== try-cedar ==
// a_filter_reference_32x11
module a_filter_reference_32x11(
    input [31:0] x_in,
    input clk,
    input [5:0] reset,
    output [31:0] y_out);
Size: about 540 flip-flops, about 63000 µm² of cells after synthesis.
clock: 6.45 ns
lec_check: 0
abc_area: 1
cap_margin: 20
cell_pad_in_sites_global_placement: 3
core_aspect_ratio: 1.52
core_margin: 2
core_utilization: 46
cts_cluster_diameter: 79
cts_cluster_size: 85
gpl_routability_driven: 0
gpl_timing_driven: 1
max_routing_layer: met4
slew_margin: 15
tns_end_percent: 55
run.sh (not shown) runs the stock make flow with config.mk's settings and CLKGATE_MAP_FILE=.
Status(try-cedar) = ERROR, stage = global placement without I/O
diff inputs: try-cedar => try-delta
Settings: MAX_ROUTING_LAYER removed (was met4); CORE_ASPECT_RATIO changed from 1.52 to 0.83; CTS_CLUSTER_DIAMETER removed (was 79); CELL_PAD_IN_SITES_GLOBAL_PLACEMENT removed (was 3); SETUP_SLACK_MARGIN newly set to -0.16; CAP_MARGIN changed from 20 to 15; TNS_END_PERCENT removed (was 55).
[summary]
try-delta: complete, dirty (setup timing). Area of the core region essentially unchanged between try-cedar and try-delta. try-cedar → try-delta: full die area held; number of standard-cell rows in the floorplan went down 26%. try-delta -> try-cedar: area share of and/or/nand/nor cells after synthesis delta 0, exact match. Re average size of a mapped cell: no difference whatsoever between try-cedar and try-delta. Looking at try-delta and try-cedar, the floorplan core density is a wash. Die height ended up about 26% lower on try-delta than on try-cedar.
For try-juniper, these inputs were changed with respect to try-delta:
Settings: CTS_CLUSTER_DIAMETER: unset -> 231; GPL_ROUTABILITY_DRIVEN: 0 -> 1; CORE_UTILIZATION: 46 -> 71; CTS_CLUSTER_SIZE: 85 -> unset; SLEW_MARGIN: 15 -> 20; CAP_MARGIN: 15 -> 30; the clock period (ns, I/O delays scaled along): 6.45 -> 7.59.
Results
- Tool error GRT-0232 stopped try-juniper during global routing; no final results.
- In try-juniper, the horizontal die dimension came out about 20% below the value in try-delta.
- try-juniper -> try-delta: synthesized area delta 0, exact match
- Diff try-delta -> try-juniper | standard-cell row count | down by more than 10%
- Of try-delta and try-juniper, the higher number of gates resized after cts belongs to try-delta.
- try-juniper vs. try-delta: height of the die went down by 19%.
- Placed instance area is higher on try-delta
- try-juniper ends up with a number of H-tree branching levels that is 1 lower than in try-delta.
- try-delta has a higher area of the die than try-juniper.
### try-juniper -> try-nickel
Settings: putting PLACE_DENSITY_LB_ADDON at 0.2 where nothing was set; putting HOLD_SLACK_MARGIN at 0.29 where nothing was set; putting CTS_CLUSTER_SIZE at 37 where nothing was set; putting MAX_ROUTING_LAYER at met4 where nothing was set; clearing CTS_CLUSTER_DIAMETER, which used to be 231; swapping 7.59 for 7.57 in the clock period (ns, I/O delays scaled along).
### Flow results
[try-nickel] flow finished | final checks: failed | reasons: setup timing. CTS buffer count of try-nickel falls short of that of try-juniper by a few percent. Reported for try-juniper and try-nickel, core footprint turned out identical to the last digit. The lower count of instances resized after the clock tree is built came out of try-nickel. Summary of the comparison: placed cell area is lower in try-nickel, relative to try-juniper. Against try-juniper, post-CTS repair timing setup buffer count in try-nickel fell by more than a quarter. Area of the die: try-juniper vs try-nickel identical. Relative to try-juniper, total half-perimeter wirelength after legalization and detailed placement has gone up in try-nickel.


a_filter_reference_32x11 again, from the RTL that the note above started with.
export LEC_CHECK = 0
export ABC_AREA = 1
export CAP_MARGIN = 30
export CORE_ASPECT_RATIO = 0.83
export CORE_MARGIN = 2
export CORE_UTILIZATION = 56
export GPL_ROUTABILITY_DRIVEN = 0
export GPL_TIMING_DRIVEN = 0
export SETUP_SLACK_MARGIN = 1.41
export SLEW_MARGIN = 20
export TNS_END_PERCENT = 15
create_clock -name core_clock -period 6.45 [get_ports {clk}]
The baseline completed and failed the layout checks on setup timing.
Then changed:
ABC_AREA = unset   (was 1)
CAP_MARGIN = 20   (was 30)
CORE_ASPECT_RATIO = unset   (was 0.83)
CORE_UTILIZATION = 28   (was 56)
GPL_ROUTABILITY_DRIVEN = unset   (was 0)
GPL_TIMING_DRIVEN = unset   (was 0)
SETUP_SLACK_MARGIN = unset   (was 1.41)
TNS_END_PERCENT = unset   (was 15)
clock period = 8.86 ns   (was 6.45 ns; I/O delays follow)
Outcome: Now the flow passed the timing, DRC and antenna checks. Core utilization decreases by 39 points. Wire length came out lower by about 44%. Cell area falls by about 22%. Critical path depth grows by 2.


Starting RTL as in the previous note.
clock: 5.65 ns
lec_check: 0
abc_area: 1
cap_margin: 20
cell_pad_in_sites_global_placement: 3
core_margin: 2
core_utilization: 69
gpl_timing_driven: 1
min_routing_layer: met2
place_density_lb_addon: 0.15
setup_slack_margin: -0.39
slew_margin: 20
tns_end_percent: 70
The starting point failed in global placement without I/O (FLW-0024).
Then changed:
==> flow/config.mk (replaced) <==
export PLATFORM = sky130hd
export DESIGN_NAME = a_filter_reference_32x11
export DESIGN_NICKNAME = a_filter_reference_32x11
export VERILOG_FILES = /design/flow/design.v
export SDC_FILE = /design/flow/constraint.sdc
export NUM_CORES = 4
export LEC_CHECK = 0
export CAP_MARGIN = 20
export CORE_MARGIN = 2
export CORE_UTILIZATION = 59
export SLEW_MARGIN = 20
==> flow/constraint.sdc (replaced) <==
create_clock -name core_clock -period 4.37 [get_ports {clk}]
set_input_delay 0.8740 -clock core_clock [delete_from_list [all_inputs] [get_ports {clk}]]
set_output_delay 0.8740 -clock core_clock [all_outputs]
set_load 0.01 [all_outputs]
- The changed run completed, yet does not pass: negative setup slack
- die area rose by about 2.2%
- area after synthesis fell by about 13%
- synthesized cell count went down by about 26%
Then changed:
--- a/flow/config.mk
+++ b/flow/config.mk
@@ -8,4 +8,5 @@
 export CAP_MARGIN = 20
 export CORE_MARGIN = 2
-export CORE_UTILIZATION = 59
+export CORE_UTILIZATION = 52
+export CTS_CLUSTER_SIZE = 95
 export SLEW_MARGIN = 20
==> flow/constraint.sdc (replaced) <==
create_clock -name core_clock -period 5.59 [get_ports {clk}]
set_input_delay 1.1180 -clock core_clock [delete_from_list [all_inputs] [get_ports {clk}]]
set_output_delay 1.1180 -clock core_clock [all_outputs]
set_load 0.01 [all_outputs]
Effect: The new run reached the layout checks and failed them: negative setup slack. Area after synthesis does not change. Non-clock buffer count drops by 119. Global-route usage drops by 4.6 points. Setup slack gains 1.0 ns. Cell area hardly moves. Critical path depth drops by 1. Wire length drops by 8.7%. Cell count barely changes. Flip-flop count stays the same.
Then changed:
--- a/flow/config.mk
+++ b/flow/config.mk
@@ -8,5 +8,5 @@
 export CAP_MARGIN = 20
 export CORE_MARGIN = 2
-export CORE_UTILIZATION = 52
-export CTS_CLUSTER_SIZE = 95
+export CORE_UTILIZATION = 72
+export PLACE_DENSITY_LB_ADDON = 0.0
 export SLEW_MARGIN = 20
==> flow/constraint.sdc (replaced) <==
create_clock -name core_clock -period 8.38 [get_ports {clk}]
set_input_delay 1.6760 -clock core_clock [delete_from_list [all_inputs] [get_ports {clk}]]
set_output_delay 1.6760 -clock core_clock [all_outputs]
set_load 0.01 [all_outputs]
Result: The new run reached the layout checks and failed them: negative setup slack. Design area falls by 24%. Utilization rises by 3.9 points. Register-to-register slack improves by 2.4 ns. Sequential share of layout area rises by 4.1 points. Via count falls by 11%. Final cell count falls by about 19%. Die area falls by 27%. Non-clock buffer count falls by 1395. Flip-flop count stays the same. Clock-buffer cell count falls by 15.
